== main ==
// circ
module circ(clk, reset, pushin, Xin, Rin, pushout, Yout);
input clk,reset,pushin;
input [23:0] Xin,Rin;
output pushout;
output [23:0] Yout;
reg [23:0] Xl,Rl;
reg V1;
reg [47:0] X2,R2,diff,Diff;
reg V2;
reg V3;
reg [24:0] res;
reg [26:0] rv;
always @(posedge(clk) or posedge(reset)) begin
  if(reset) begin
    V1<=0;
    Xl<=0;
    Rl<=0;
  end else begin
    V1<= pushin;
    Xl<= Xin;
    Rl<= Rin;
  end
end
always @(posedge(clk) or posedge(reset)) begin
  if(reset) begin
    V2 <= 0;
    X2 <= 0;
    R2 <= 0;
  end else begin
    V2 <= V1;
    X2 <= Xl*Xl;
    R2 <= Rl*Rl;
  end
end
always @(posedge(clk) or posedge(reset)) begin
 if(reset) begin
  V3 <= 0;
  Diff <= 0;
 end else begin
  V3 <= V2;
  Diff <= R2-X2;
 end
end
integer ix;
always @(*) begin
 res=0;
 rv=0;
 diff=Diff;
 for(ix=0; ix < 24; ix=ix+1) begin 
   rv = { rv[24:0], diff[47:46] };
   diff={ diff[45:0],2'b0};
   if( { 1'b0,res[23:0],2'b1 } <= rv ) begin
     rv=rv - { 1'b0,res[23:0],2'b1 };
     res = { res[23:0],1'b1 };
   end else res= { res[23:0],1'b0 };
 end
end
assign pushout=V3;
assign Yout = res[23:0];
endmodule
==> flow/config.mk <==
export PLATFORM = sky130hd
export DESIGN_NAME = circ
export DESIGN_NICKNAME = circ
export VERILOG_FILES = /design/flow/design.v
export SDC_FILE = /design/flow/constraint.sdc
export NUM_CORES = 4
export LEC_CHECK = 0
export CAP_MARGIN = 20
export CELL_PAD_IN_SITES_DETAIL_PLACEMENT = 0
export CORE_MARGIN = 2
export CORE_UTILIZATION = 65
export GPL_TIMING_DRIVEN = 1
export MAX_ROUTING_LAYER = met4
export SETUP_SLACK_MARGIN = 4.36
export SLEW_MARGIN = 10
export TNS_END_PERCENT = 5
==> flow/constraint.sdc <==
create_clock -name core_clock -period 29.0 [get_ports {clk}]
set_input_delay 5.8000 -clock core_clock [delete_from_list [all_inputs] [get_ports {clk}]]
set_output_delay 5.8000 -clock core_clock [all_outputs]
set_load 0.01 [all_outputs]
run.sh (not shown) runs the stock make flow with config.mk's settings and CLKGATE_MAP_FILE=.
main | ERROR | global routing (5_1_grt)
Setup changes, main to the feature branch
- a deleted TNS_END_PERCENT that had been 5
- a deleted MAX_ROUTING_LAYER that had been met4
- a change of CORE_UTILIZATION from 65 to 60
- a deleted SETUP_SLACK_MARGIN that had been 4.36
- a deleted CELL_PAD_IN_SITES_DETAIL_PLACEMENT that had been 0
- a deleted GPL_TIMING_DRIVEN that had been 1
- a change of SLEW_MARGIN from 10 to 20
- an added ABC_AREA of 1
- a change of the clock period (ns, I/O delays scaled along) from 29.0 to 61.5
==> results <==
The feature branch ran to completion and came out clean on the timing, DRC and antenna checks.
Compared with main, the feature branch shows number of different library cells in the post-synthesis netlist that has gone down by more than a quarter.
The synthesized instance count in main is 0.77 times that in the feature branch.
XOR/XNOR share of the synthesized area ends up lower on the feature branch.

== v4 ==
Starting RTL as in the previous note.
==> flow/design.v (excerpt) <==
module circ(clk, reset, pushin, Xin, Rin, pushout, Yout);
input clk,reset,pushin;
input [23:0] Xin,Rin;
output pushout;
output [23:0] Yout;
reg [23:0] Xl,Rl;
reg V1;
reg [47:0] X2,R2,diff,Diff;
reg V2;
reg V3;
reg [24:0] res;
reg [26:0] rv;
always @(posedge(clk) or posedge(reset)) begin
  if(reset) begin
    V1<=0;
    Xl<=0;
    Rl<=0;
  end else begin
    V1<= pushin;
    Xl<= Xin;
    Rl<= Rin;
  end
end
always @(posedge(clk) or posedge(reset)) begin
  if(reset) begin
    V2 <= 0;
    X2 <= 0;
    R2 <= 0;
  end else begin
    V2 <= V1;
    X2 <= Xl*Xl;
    R2 <= Rl*Rl;
  end
end
always @(posedge(clk) or posedge(reset)) begin
 if(reset) begin
  V3 <= 0;
  Diff <= 0;
 end else begin
  V3 <= V2;
  Diff <= R2-X2;
 end
end
integer ix;
always @(*) begin
 res=0;
 rv=0;
 diff=Diff;
 for(ix=0; ix < 24; ix=ix+1) begin 
   rv = { rv[24:0], diff[47:46] };
   diff={ diff[45:0],2'b0};
   if( { 1'b0,res[23:0],2'b1 } <= rv ) begin
     rv=rv - { 1'b0,res[23:0],2'b1 };
     res = { res[23:0],1'b1 };
   end else res= { res[23:0],1'b0 };
 end
end
assign pushout=V3;
assign Yout = res[23:0];
endmodule
export LEC_CHECK = 0
export ABC_AREA = 1
export CAP_MARGIN = 40
export CELL_PAD_IN_SITES_DETAIL_PLACEMENT = 0
export CORE_MARGIN = 2
export CORE_UTILIZATION = 58
export CTS_CLUSTER_DIAMETER = 331
export CTS_CLUSTER_SIZE = 98
export GPL_TIMING_DRIVEN = 0
export SETUP_SLACK_MARGIN = 5.0
export SLEW_MARGIN = 0
create_clock -name core_clock -period 44.8 [get_ports {clk}]
v4 finished all stages; layout check result: FAIL, due to setup timing.
--- input diff v4..v50 ---
==> flow/config.mk <==
export PLATFORM = sky130hd
export DESIGN_NAME = circ
export DESIGN_NICKNAME = circ
export VERILOG_FILES = /design/flow/design.v
export SDC_FILE = /design/flow/constraint.sdc
export NUM_CORES = 4
export LEC_CHECK = 0
export CAP_MARGIN = 20
export CORE_MARGIN = 2
export CORE_UTILIZATION = 65
export SLEW_MARGIN = 20
==> flow/constraint.sdc <==
create_clock -name core_clock -period 65.1 [get_ports {clk}]
set_input_delay 13.0200 -clock core_clock [delete_from_list [all_inputs] [get_ports {clk}]]
set_output_delay 13.0200 -clock core_clock [all_outputs]
set_load 0.01 [all_outputs]
Final checks on v50, whose flow otherwise completed, came back failing, citing setup timing. [flow] v4 | stages: complete | final checks: fail | reason: setup timing. When v50 is set beside v4, its total length of routed met3 wires turns out to be about 27% larger. Layout net count for v50: 2188 down relative to v4. Worst setup slack for register-to-register paths in v50 vs v4: up 17.69 ns. Looking at number of antenna diodes, v50 sits 1 higher than v4 does. Compared to v4, v50 has period utilization 7.8 points lower. v4 → v50: height of the die now smaller, fraction of the yosys area taken by sequential cells now larger. Cells: v50 has fewer instances than v4. Re global-route usage: v4 and v50 aren't equal, and the lower value belongs to v4.
### v50 -> v17
--- a/flow/config.mk
+++ b/flow/config.mk
@@ -10 +10 @@
-export CORE_UTILIZATION = 65
+export CORE_UTILIZATION = 40
==> flow/constraint.sdc <==
create_clock -name core_clock -period 80.0 [get_ports {clk}]
set_input_delay 16.0000 -clock core_clock [delete_from_list [all_inputs] [get_ports {clk}]]
set_output_delay 16.0000 -clock core_clock [all_outputs]
set_load 0.01 [all_outputs]
--- outcome ---
v17 finished all stages; the layout is clean.
Comparing maximum fanout count along the critical path for v17 and v50, the smaller number came from v50.
v17: slew at the pin closest to its max-slew limit lower than v50
The register-to-register slack reported for v17 is greater than that of v50 by 16.72 ns.
Relative to v17, the following input files were edited for v29:
--- a/flow/config.mk
+++ b/flow/config.mk
@@ -7,0 +8 @@
+export ABC_AREA = 0
@@ -9,3 +10,7 @@
-export CORE_MARGIN = 2
-export CORE_UTILIZATION = 40
-export SLEW_MARGIN = 20
+export CELL_PAD_IN_SITES_GLOBAL_PLACEMENT = 1
+export CORE_MARGIN = 10
+export CORE_UTILIZATION = 53
+export CTS_CLUSTER_DIAMETER = 333
+export CTS_CLUSTER_SIZE = 99
+export PLACE_DENSITY = 0.35
+export SLEW_MARGIN = 0
## What came out
- v29 against v17: final standard cell count with taps included and fillers excluded now sits lower; slack of the worst reg-to-reg path now sits lower; post-layout instance area now sits lower.
Edits applied to the flow inputs when going from v29 to v19:
--- a/flow/config.mk
+++ b/flow/config.mk
@@ -8 +8 @@
-export ABC_AREA = 0
+export ABC_AREA = 1
@@ -11 +11 @@
-export CORE_MARGIN = 10
+export CORE_MARGIN = 2
@@ -15 +15 @@
-export PLACE_DENSITY = 0.35
+export PLACE_DENSITY_LB_ADDON = 0.27
[summary]
- Hold slack sits higher in v19 than in v29.
- v29 → v19: slew at the pin with the worst max-slew slack went down; total track usage increased 4.4 points.
- v19 and v29 ended up with roughly the same longest individual stage delay on the worst path.
Modified inputs, v12 compared to v19
--- a/flow/config.mk
+++ b/flow/config.mk
@@ -8 +7,0 @@
-export ABC_AREA = 1
@@ -9,0 +9 @@
+export CELL_PAD_IN_SITES_DETAIL_PLACEMENT = 2
@@ -11,6 +11,6 @@
-export CORE_MARGIN = 2
-export CORE_UTILIZATION = 53
-export CTS_CLUSTER_DIAMETER = 333
-export CTS_CLUSTER_SIZE = 99
-export PLACE_DENSITY_LB_ADDON = 0.27
-export SLEW_MARGIN = 0
+export CORE_MARGIN = 3
+export CORE_UTILIZATION = 67
+export MIN_ROUTING_LAYER = met2
+export SETUP_SLACK_MARGIN = 5.0
+export SLEW_MARGIN = 20
+export TNS_END_PERCENT = 40
Findings:
Stage in which a tool error killed v12: detailed placement. Compared with v19, in v12 distinct cell type count after synthesis went up; number of ports placed on the die boundary did not really move. Of v19 and v12, the higher area of the chip belongs to v19. Going from v19 to v12, post-synthesis area per instance grew by more than 10%. Summary of the comparison: mux contribution to synthesized area is higher in v12, relative to v19. v12 against v19; global placement routability congestion is up by more than 10%.

circ again, from the RTL that the note above started with.
// circ
module circ(clk, reset, pushin, Xin, Rin, pushout, Yout);
input clk,reset,pushin;
input [23:0] Xin,Rin;
output pushout;
output [23:0] Yout;
reg [23:0] Xl,Rl;
reg V1;
reg [47:0] X2,R2,diff,Diff;
reg V2;
reg V3;
reg [24:0] res;
reg [26:0] rv;
always @(posedge(clk) or posedge(reset)) begin
  if(reset) begin
    V1<=0;
    Xl<=0;
    Rl<=0;
  end else begin
    V1<= pushin;
    Xl<= Xin;
    Rl<= Rin;
  end
end
always @(posedge(clk) or posedge(reset)) begin
  if(reset) begin
    V2 <= 0;
    X2 <= 0;
    R2 <= 0;
  end else begin
    V2 <= V1;
    X2 <= Xl*Xl;
    R2 <= Rl*Rl;
  end
end
always @(posedge(clk) or posedge(reset)) begin
 if(reset) begin
  V3 <= 0;
  Diff <= 0;
 end else begin
  V3 <= V2;
  Diff <= R2-X2;
 end
end
integer ix;
always @(*) begin
 res=0;
 rv=0;
 diff=Diff;
 for(ix=0; ix < 24; ix=ix+1) begin 
   rv = { rv[24:0], diff[47:46] };
   diff={ diff[45:0],2'b0};
   if( { 1'b0,res[23:0],2'b1 } <= rv ) begin
     rv=rv - { 1'b0,res[23:0],2'b1 };
     res = { res[23:0],1'b1 };
   end else res= { res[23:0],1'b0 };
 end
end
assign pushout=V3;
assign Yout = res[23:0];
endmodule
Settings: LEC_CHECK=0, CAP_MARGIN=40, CELL_PAD_IN_SITES_DETAIL_PLACEMENT=1, CELL_PAD_IN_SITES_GLOBAL_PLACEMENT=1, CORE_MARGIN=8, CORE_UTILIZATION=63, GPL_ROUTABILITY_DRIVEN=1, GPL_TIMING_DRIVEN=0, MAX_ROUTING_LAYER=met4, PLACE_DENSITY_LB_ADDON=0.04, SETUP_SLACK_MARGIN=3.37, SLEW_MARGIN=5, TNS_END_PERCENT=25; clock period 110.0 ns.
The starting point aborted during global routing on GRT-0116.
Next try:
==> flow/config.mk (replaced) <==
export PLATFORM = sky130hd
export DESIGN_NAME = circ
export DESIGN_NICKNAME = circ
export VERILOG_FILES = /design/flow/design.v
export SDC_FILE = /design/flow/constraint.sdc
export NUM_CORES = 4
export LEC_CHECK = 0
export CAP_MARGIN = 20
export CORE_MARGIN = 2
export CORE_UTILIZATION = 40
export SLEW_MARGIN = 10
export TNS_END_PERCENT = 45
==> flow/constraint.sdc (replaced) <==
create_clock -name core_clock -period 80.0 [get_ports {clk}]
set_input_delay 16.0000 -clock core_clock [delete_from_list [all_inputs] [get_ports {clk}]]
set_output_delay 16.0000 -clock core_clock [all_outputs]
set_load 0.01 [all_outputs]
Result:
- The changed run passed the timing, DRC and antenna checks
- die area climbs by 46%
- area after synthesis does not change
- synthesized cell count does not change
Next try:
--- a/flow/config.mk
+++ b/flow/config.mk
@@ -7,6 +7,9 @@
 export LEC_CHECK = 0
 export CAP_MARGIN = 20
+export CORE_ASPECT_RATIO = 1.39
 export CORE_MARGIN = 2
-export CORE_UTILIZATION = 40
-export SLEW_MARGIN = 10
+export CORE_UTILIZATION = 54
+export GPL_ROUTABILITY_DRIVEN = 0
+export PLACE_DENSITY_LB_ADDON = 0.03
+export SLEW_MARGIN = 30
 export TNS_END_PERCENT = 45
Effect: Sequential share of layout area stays flat. Die size shrinks by 26%. Routed wire length goes up by 0.68%. Area after synthesis is unchanged.
Next try:
--- a/flow/config.mk
+++ b/flow/config.mk
@@ -9,7 +9,6 @@
 export CORE_ASPECT_RATIO = 1.39
 export CORE_MARGIN = 2
-export CORE_UTILIZATION = 54
+export CORE_UTILIZATION = 40
 export GPL_ROUTABILITY_DRIVEN = 0
-export PLACE_DENSITY_LB_ADDON = 0.03
-export SLEW_MARGIN = 30
+export SLEW_MARGIN = 10
 export TNS_END_PERCENT = 45
After rerunning: The changed run passed the timing, DRC and antenna checks; maximum frequency is about the same; final area goes up slightly; synthesized area is unchanged; setup slack got worse by 130 ps.
Next try:
==> flow/config.mk (replaced) <==
export PLATFORM = sky130hd
export DESIGN_NAME = circ
export DESIGN_NICKNAME = circ
export VERILOG_FILES = /design/flow/design.v
export SDC_FILE = /design/flow/constraint.sdc
export NUM_CORES = 4
export LEC_CHECK = 0
export CAP_MARGIN = 20
export CELL_PAD_IN_SITES_DETAIL_PLACEMENT = 2
export CORE_MARGIN = 3
export CORE_UTILIZATION = 67
export SETUP_SLACK_MARGIN = 5.0
export SLEW_MARGIN = 20
Effect: The new run did not get past detailed placement; area after synthesis is unchanged; synthesized cell count stays the same; die size falls by 39%.
Next try:
--- a/flow/config.mk
+++ b/flow/config.mk
@@ -8,6 +8,11 @@
 export CAP_MARGIN = 20
 export CELL_PAD_IN_SITES_DETAIL_PLACEMENT = 2
+export CELL_PAD_IN_SITES_GLOBAL_PLACEMENT = 0
+export CORE_ASPECT_RATIO = 1.14
 export CORE_MARGIN = 3
 export CORE_UTILIZATION = 67
+export HOLD_SLACK_MARGIN = 0.28
+export MIN_ROUTING_LAYER = met2
 export SETUP_SLACK_MARGIN = 5.0
 export SLEW_MARGIN = 20
+export TNS_END_PERCENT = 40
Outcome: The new run failed in detailed placement; die size stays flat; synthesized area is unchanged; synthesized cell count does not change.

Starting RTL as in the previous note.
==> flow/config.mk <==
export PLATFORM = sky130hd
export DESIGN_NAME = circ
export DESIGN_NICKNAME = circ
export VERILOG_FILES = /design/flow/design.v
export SDC_FILE = /design/flow/constraint.sdc
export NUM_CORES = 4
export LEC_CHECK = 0
export CAP_MARGIN = 40
export CELL_PAD_IN_SITES_DETAIL_PLACEMENT = 1
export CORE_MARGIN = 5
export CORE_UTILIZATION = 63
export GPL_ROUTABILITY_DRIVEN = 0
export GPL_TIMING_DRIVEN = 0
export SETUP_SLACK_MARGIN = 5.0
export SLEW_MARGIN = 5
export TNS_END_PERCENT = 55
==> flow/constraint.sdc <==
create_clock -name core_clock -period 44.8 [get_ports {clk}]
set_input_delay 8.9600 -clock core_clock [delete_from_list [all_inputs] [get_ports {clk}]]
set_output_delay 8.9600 -clock core_clock [all_outputs]
set_load 0.01 [all_outputs]
The starting point died in detailed placement.
Change:
Settings changed: CAP_MARGIN 40 to 20, CELL_PAD_IN_SITES_DETAIL_PLACEMENT 1 to unset, CORE_MARGIN 5 to 2, CORE_UTILIZATION 63 to 68, GPL_ROUTABILITY_DRIVEN 0 to unset, GPL_TIMING_DRIVEN 0 to unset, SETUP_SLACK_MARGIN 5.0 to unset, SLEW_MARGIN 5 to 20, TNS_END_PERCENT 55 to unset.
Clock period 44.8 ns to 124.0 ns, I/O delays scaled along.
After rerunning: With this change the flow ran to the end with no violations; synthesized area stays the same; die area is lower by roughly a tenth; synthesized cell count is unchanged.
Change:
Settings changed: ABC_AREA set to 1, CORE_UTILIZATION 68 to 65, CTS_CLUSTER_DIAMETER set to 344, HOLD_SLACK_MARGIN set to 0.29.
Clock period 124.0 ns to 43.5 ns, I/O delays scaled along.
Outcome:
- This time the run aborted during global routing
- synthesized cell count climbs by 29%
- area after synthesis is higher by 7.4%
- die area rises by 12%
Change:
Settings changed: CTS_CLUSTER_DIAMETER 344 to 379, HOLD_SLACK_MARGIN 0.29 to unset.
Clock period 43.5 ns to 53.8 ns, I/O delays scaled along.
Effect:
- This time the run completed with no timing, DRC or antenna violations
- die area stays the same
- area after synthesis is unchanged
- synthesized cell count stays the same
Change:
Settings changed: ABC_AREA 1 to unset, CORE_UTILIZATION 65 to 14, CTS_CLUSTER_DIAMETER 379 to unset.
Clock period 53.8 ns to 124.0 ns, I/O delays scaled along.
The changed run finished with timing, DRC and antenna clean.
Setup slack is better by 19 ns.
Hold slack is worse by 0.0090 ns.
Final area falls by a few percent.
Clock skew barely changes.
First-iteration DRC count falls by a quarter to a third.
Cell count rises by about a fifth.
Die size rises to 4.3 times its value.
Flip-flop count stays the same.
Via count falls by about a fifth.
Clock-buffer cell count is unchanged.
Change:
Settings changed: ABC_AREA set to 1, CORE_UTILIZATION 14 to 58, CTS_CLUSTER_DIAMETER set to 344, HOLD_SLACK_MARGIN set to 0.29.
Clock period 124.0 ns to 43.5 ns, I/O delays scaled along.
The new run completed, yet does not pass: negative setup slack.
Area after synthesis came out higher by about 7%.
Synthesized cell count rises by 29%.
Design area went up by about 30%.
Worst setup slack degrades by 23 ns.
